==> inputs of 08-06 <==
Design day12_top, start of the top module:
module day12_top #(
    parameter MAX_REGION_W = 64,
    parameter MAX_REGION_H = 64
) (
    input  wire clk,
    input  wire rst_n,
    input  wire in_valid,
    input  wire [31:0] in_data,
    output wire in_ready,
    output wire out_valid,
    output wire [31:0] out_data,
    input  wire out_ready
);
Settings: LEC_CHECK=0, ABC_AREA=0, CAP_MARGIN=5, CELL_PAD_IN_SITES_DETAIL_PLACEMENT=0, CELL_PAD_IN_SITES_GLOBAL_PLACEMENT=1, CORE_ASPECT_RATIO=1.94, CORE_MARGIN=5, CORE_UTILIZATION=56, CTS_CLUSTER_DIAMETER=308, GPL_ROUTABILITY_DRIVEN=0, HOLD_SLACK_MARGIN=0.3, MAX_ROUTING_LAYER=met4, PLACE_DENSITY=0.68, SETUP_SLACK_MARGIN=0.38, SLEW_MARGIN=35, TNS_END_PERCENT=55; clock period 11.1 ns.
run.sh (not shown) runs the stock make flow with config.mk's settings and CLKGATE_MAP_FILE=.
==> 06-24: changes against 08-06 <==
==> flow/config.mk (replaced) <==
export PLATFORM = sky130hd
export DESIGN_NAME = day12_top
export DESIGN_NICKNAME = day12_top
export VERILOG_FILES = /design/flow/design.v
export SDC_FILE = /design/flow/constraint.sdc
export NUM_CORES = 4
export LEC_CHECK = 0
export CAP_MARGIN = 20
export CORE_MARGIN = 2
export CORE_UTILIZATION = 40
export SLEW_MARGIN = 20
==> flow/constraint.sdc (replaced) <==
create_clock -name core_clock -period 14.5 [get_ports {clk}]
set_input_delay 2.9000 -clock core_clock [delete_from_list [all_inputs] [get_ports {clk}]]
set_output_delay 2.9000 -clock core_clock [all_outputs]
set_load 0.01 [all_outputs]
==> 02-18: changes against 08-06 <==
==> flow/config.mk (replaced) <==
export PLATFORM = sky130hd
export DESIGN_NAME = day12_top
export DESIGN_NICKNAME = day12_top
export VERILOG_FILES = /design/flow/design.v
export SDC_FILE = /design/flow/constraint.sdc
export NUM_CORES = 4
export LEC_CHECK = 0
export CAP_MARGIN = 20
export CORE_MARGIN = 2
export CORE_UTILIZATION = 31
export SLEW_MARGIN = 20
==> flow/constraint.sdc (replaced) <==
create_clock -name core_clock -period 17.0 [get_ports {clk}]
set_input_delay 3.4000 -clock core_clock [delete_from_list [all_inputs] [get_ports {clk}]]
set_output_delay 3.4000 -clock core_clock [all_outputs]
set_load 0.01 [all_outputs]
==> notes <==
Of 06-24 and 02-18, 02-18 has the higher count of clock-buffer cells in the layout (gap 1).
The lowest die area belongs to 08-06, the highest to 02-18.
The highest design area belongs to 08-06, the lowest to 02-18.
In 06-24 the critical path depth is higher than in 02-18, by 2.
The highest first-iteration DRC count belongs to 06-24, the lowest to 08-06.
The lowest hold slack belongs to 08-06, the highest to 02-18.
Of 08-06 and 06-24, 08-06 has the higher via count (gap 7.2%, measured against 06-24).
The highest combinational power belongs to 08-06, the lowest to 02-18.
02-18 went through all stages and came out clean. 06-24 passed the timing, design-rule and antenna checks. 08-06 reached the layout checks and failed them: setup timing.
In synthesized area, 02-18 and 08-06 do not differ.


==> run B: inputs <==
==> flow/design.v <==
`timescale 1ns / 1ps
module accelerator (
    input  wire clk,
    input  wire rst_n,
    input  wire in_valid,
    input  wire [31:0] in_data,
    output wire in_ready,
    output wire out_valid,
    output wire [31:0] out_data,
    input  wire out_ready
);
parameter MAX_SHAPES = 8;
parameter MAX_REGION_W = 64;
parameter MAX_REGION_H = 64;
parameter MAX_SHAPE_CELLS = 16;
function integer clog2;
    input integer value;
    integer v;
    begin
        v = value - 1;
        for (clog2 = 0; v > 0; clog2 = clog2 + 1)
            v = v >> 1;
    end
endfunction
localparam integer SHAPE_IDX_W = clog2(MAX_SHAPES + 1);
localparam ST_IDLE        = 3'd0;
localparam ST_LOAD_SHAPES = 3'd1;
localparam ST_LOAD_REGION = 3'd2;
localparam ST_OUTPUT      = 3'd3;
reg [2:0] state;
reg [15:0] num_shapes;
reg [15:0] num_regions;
reg [15:0] regions_seen;
reg [31:0] regions_that_fit;
reg [7:0] shape_num_cells [0:MAX_SHAPES-1];
reg [SHAPE_IDX_W-1:0] shape_idx;
reg [1:0] shape_substate;  
reg [7:0] cells_remaining;
reg [15:0] region_w;
reg [15:0] region_h;
reg [7:0] region_q [0:MAX_SHAPES-1];
reg [1:0] region_substate;  
integer i;
wire accept = in_valid && in_ready;
wire shape_loading_done = (shape_idx >= num_shapes);
wire region_loading_done = (regions_seen >= num_regions);
assign in_ready =
    (state == ST_IDLE)        ? 1'b1 :
    (state == ST_LOAD_SHAPES) ? !shape_loading_done :
    (state == ST_LOAD_REGION) ? !region_loading_done :
    1'b0;  
assign out_valid = (state == ST_OUTPUT);
assign out_data  = regions_that_fit;
always @(posedge clk) begin
    if (!rst_n) begin
        state <= ST_IDLE;
        num_shapes <= 16'd0;
        num_regions <= 16'd0;
        regions_seen <= 16'd0;
        regions_that_fit <= 32'd0;
        shape_idx <= {SHAPE_IDX_W{1'b0}};
        shape_substate <= 2'd0;
        cells_remaining <= 8'd0;
        region_substate <= 2'd0;
        region_w <= 16'd0;
        region_h <= 16'd0;
        for (i = 0; i < MAX_SHAPES; i = i + 1) begin
            shape_num_cells[i] <= 8'd0;
            region_q[i] <= 8'd0;
        end
    end else begin
        case (state)
            ST_IDLE: begin
                if (accept) begin
                    num_shapes <= (in_data[15:0] > MAX_SHAPES) ? MAX_SHAPES : in_data[15:0];
                    num_regions <= in_data[31:16];
                    regions_seen <= 16'd0;
                    regions_that_fit <= 32'd0;
                    shape_idx <= {SHAPE_IDX_W{1'b0}};
                    shape_substate <= 2'd0;
                    cells_remaining <= 8'd0;
                    region_substate <= 2'd0;
                    state <= ST_LOAD_SHAPES;
                end
            end
            ST_LOAD_SHAPES: begin
                if (shape_idx >= num_shapes) begin
                    region_substate <= 2'd0;
                    state <= ST_LOAD_REGION;
                end else if (accept) begin
                    case (shape_substate)
                        2'd0: begin
                            shape_num_cells[shape_idx] <= in_data[23:16];
                            cells_remaining <= in_data[23:16];
                            if (in_data[23:16] == 0) begin
                                shape_idx <= shape_idx + 1'b1;
                                shape_substate <= 2'd0;
                            end else begin
                                shape_substate <= 2'd1;
                            end
                        end
                        2'd1: begin
                            if (cells_remaining <= 8'd4) begin
                                cells_remaining <= 8'd0;
                                shape_idx <= shape_idx + 1'b1;
                                shape_substate <= 2'd0;
                            end else begin
                                cells_remaining <= cells_remaining - 8'd4;
                                shape_substate <= 2'd1;
                            end
                        end
                        default: shape_substate <= 2'd0;
                    endcase
                end
            end
            ST_LOAD_REGION: begin
                if (regions_seen >= num_regions) begin
                    state <= ST_OUTPUT;
                end else if (accept) begin
                    case (region_substate)
                        2'd0: begin
                            region_w <= in_data[15:0];
                            region_h <= in_data[31:16];
                            for (i = 0; i < MAX_SHAPES; i = i + 1) begin
                                region_q[i] <= 8'd0;
                            end
                            region_substate <= 2'd1;
                        end
                        2'd1: begin
                            region_q[0] <= in_data[7:0];
                            if (MAX_SHAPES > 1) region_q[1] <= in_data[15:8];
                            if (MAX_SHAPES > 2) region_q[2] <= in_data[23:16];
                            if (MAX_SHAPES > 3) region_q[3] <= in_data[31:24];
                            region_substate <= 2'd2;
                        end
                        2'd2: begin
                            if (MAX_SHAPES > 4) region_q[4] <= in_data[7:0];
                            if (MAX_SHAPES > 5) region_q[5] <= in_data[15:8];
                            if (MAX_SHAPES > 6) region_q[6] <= in_data[23:16];
                            if (MAX_SHAPES > 7) region_q[7] <= in_data[31:24];
                            begin : area_calc_block
                                reg [31:0] ra;
                                reg [31:0] ta;
                                integer k;
                                ra = region_w * region_h;
                                ta = 32'd0;
                                for (k = 0; (k < MAX_SHAPES) && (k < 4); k = k + 1) begin
                                    ta = ta + (shape_num_cells[k] * region_q[k]);
                                end
                                if (MAX_SHAPES > 4) ta = ta + (shape_num_cells[4] * in_data[7:0]);
                                if (MAX_SHAPES > 5) ta = ta + (shape_num_cells[5] * in_data[15:8]);
                                if (MAX_SHAPES > 6) ta = ta + (shape_num_cells[6] * in_data[23:16]);
                                if (MAX_SHAPES > 7) ta = ta + (shape_num_cells[7] * in_data[31:24]);
                                if (ta <= ra) begin
                                    regions_that_fit <= regions_that_fit + 1'b1;
                                end
                            end
                            regions_seen <= regions_seen + 1'b1;
                            region_substate <= 2'd0;
                        end
                        default: region_substate <= 2'd0;
                    endcase
                end
            end
            ST_OUTPUT: begin
                if (out_valid && out_ready) begin
                    state <= ST_IDLE;
                end
            end
            default: state <= ST_IDLE;
        endcase
    end
end
endmodule
`timescale 1ns / 1ps
module day12_top #(
    parameter MAX_REGION_W = 64,
    parameter MAX_REGION_H = 64
) (
    input  wire clk,
    input  wire rst_n,
    input  wire in_valid,
    input  wire [31:0] in_data,
    output wire in_ready,
    output wire out_valid,
    output wire [31:0] out_data,
    input  wire out_ready
);
accelerator #(
    .MAX_REGION_W(MAX_REGION_W),
    .MAX_REGION_H(MAX_REGION_H)
) accel (
    .clk(clk),
    .rst_n(rst_n),
    .in_valid(in_valid),
    .in_data(in_data),
    .in_ready(in_ready),
    .out_valid(out_valid),
    .out_data(out_data),
    .out_ready(out_ready)
);
endmodule
==> flow/run.sh <==
#!/bin/bash
# the make line also repeats each setting of config.mk as NAME=value (left out here)
make -C /OpenROAD-flow-scripts/flow DESIGN_CONFIG=/design/flow/config.mk WORK_HOME=/design/flow/orfs CLKGATE_MAP_FILE= finish
==> flow/config.mk <==
export PLATFORM = sky130hd
export DESIGN_NAME = day12_top
export DESIGN_NICKNAME = day12_top
export VERILOG_FILES = /design/flow/design.v
export SDC_FILE = /design/flow/constraint.sdc
export NUM_CORES = 4
export LEC_CHECK = 0
export ABC_AREA = 0
export CAP_MARGIN = 10
export CELL_PAD_IN_SITES_DETAIL_PLACEMENT = 0
export CELL_PAD_IN_SITES_GLOBAL_PLACEMENT = 1
export CORE_ASPECT_RATIO = 1.94
export CORE_MARGIN = 5
export CORE_UTILIZATION = 56
export CTS_CLUSTER_DIAMETER = 290
export GPL_ROUTABILITY_DRIVEN = 0
export HOLD_SLACK_MARGIN = 0.3
export MAX_ROUTING_LAYER = met4
export PLACE_DENSITY = 0.68
export SETUP_SLACK_MARGIN = 0.38
export SLEW_MARGIN = 35
export TNS_END_PERCENT = 55
==> flow/constraint.sdc <==
create_clock -name core_clock -period 11.1 [get_ports {clk}]
set_input_delay 2.2200 -clock core_clock [delete_from_list [all_inputs] [get_ports {clk}]]
set_output_delay 2.2200 -clock core_clock [all_outputs]
set_load 0.01 [all_outputs]
==> inputs of run P, as changes to run B <==
Settings changed: CAP_MARGIN 10 to 20, CELL_PAD_IN_SITES_DETAIL_PLACEMENT 0 to not set, CELL_PAD_IN_SITES_GLOBAL_PLACEMENT 1 to not set, CORE_ASPECT_RATIO 1.94 to 0.69, CORE_MARGIN 5 to 2, CORE_UTILIZATION 56 to 66, CTS_CLUSTER_DIAMETER 290 to 91, GPL_ROUTABILITY_DRIVEN 0 to 1, HOLD_SLACK_MARGIN 0.3 to not set, PLACE_DENSITY 0.68 to not set, SETUP_SLACK_MARGIN 0.38 to 0.65, SLEW_MARGIN 35 to 20, TNS_END_PERCENT 55 to not set.
==> flow/constraint.sdc (replaced) <==
create_clock -name core_clock -period 5.1 [get_ports {clk}]
set_input_delay 1.0200 -clock core_clock [delete_from_list [all_inputs] [get_ports {clk}]]
set_output_delay 1.0200 -clock core_clock [all_outputs]
set_load 0.01 [all_outputs]
==> inputs of run K, as changes to run B <==
Settings changed: ABC_AREA 0 to 1, CAP_MARGIN 10 to 20, CELL_PAD_IN_SITES_DETAIL_PLACEMENT 0 to not set, CELL_PAD_IN_SITES_GLOBAL_PLACEMENT 1 to not set, CORE_ASPECT_RATIO 1.94 to 0.5, CORE_MARGIN 5 to 2, CORE_UTILIZATION 56 to 72, CTS_CLUSTER_DIAMETER 290 to 216, CTS_CLUSTER_SIZE set to 13, GPL_ROUTABILITY_DRIVEN 0 to 1, HOLD_SLACK_MARGIN 0.3 to not set, PLACE_DENSITY 0.68 to not set, PLACE_DENSITY_LB_ADDON set to 0.12, SETUP_SLACK_MARGIN 0.38 to 2.43, SLEW_MARGIN 35 to 20, TNS_END_PERCENT 55 to not set.
==> flow/constraint.sdc (replaced) <==
create_clock -name core_clock -period 8.34 [get_ports {clk}]
set_input_delay 1.6680 -clock core_clock [delete_from_list [all_inputs] [get_ports {clk}]]
set_output_delay 1.6680 -clock core_clock [all_outputs]
set_load 0.01 [all_outputs]
==> summary.rpt <==
==========================================================================
Result of the run                                             failed layout checks
Failing Checks                                                negative setup slack
Most prevalent standard cell on the critical path             sky130_fd_sc_hd__fa_1
Setup total negative slack                                       -68120 ps
Hold Worst Slack                                                    452 ps
Number of filler cells placed in the layout                           6055
Setup WS post-layout                                              -2170 ps
Setup-failing EPs final                                                 32
Highest-utilization routing layer at the global route stage           met2
Minimum period implied by the final worst setup slack             13270 ps
==========================================================================
(the above is from run B)
==> summary.rpt <==
=========================================================================
Result of the run                                            failed layout checks
Failing Checks                                               negative setup slack
Share of Yosys cell area claimed by the top area cell type          26.1%
Hold Worst Slack                                                   447 ps
Setup total negative slack                                     -107170 ps
Count of port buffers added during placement                           69
Number of filler cells placed in the layout                          3423
Most prevalent standard cell on the critical path            sky130_fd_sc_hd__fa_1
Setup WS post-layout                                             -3420 ps
Critical path depth                                                    57
Setup-failing EPs final                                                32
=========================================================================
(the above is from run K)
==> summary.rpt <==
======================================
Result of the run         failed layout checks
Failing Checks            negative setup slack
Hold Worst Slack                452 ps
Setup WS post-layout          -6860 ps
Setup-failing EPs final             32
======================================
(the above is from run P)
Power figures rest on the tool's default switching activity, not on a simulated workload.
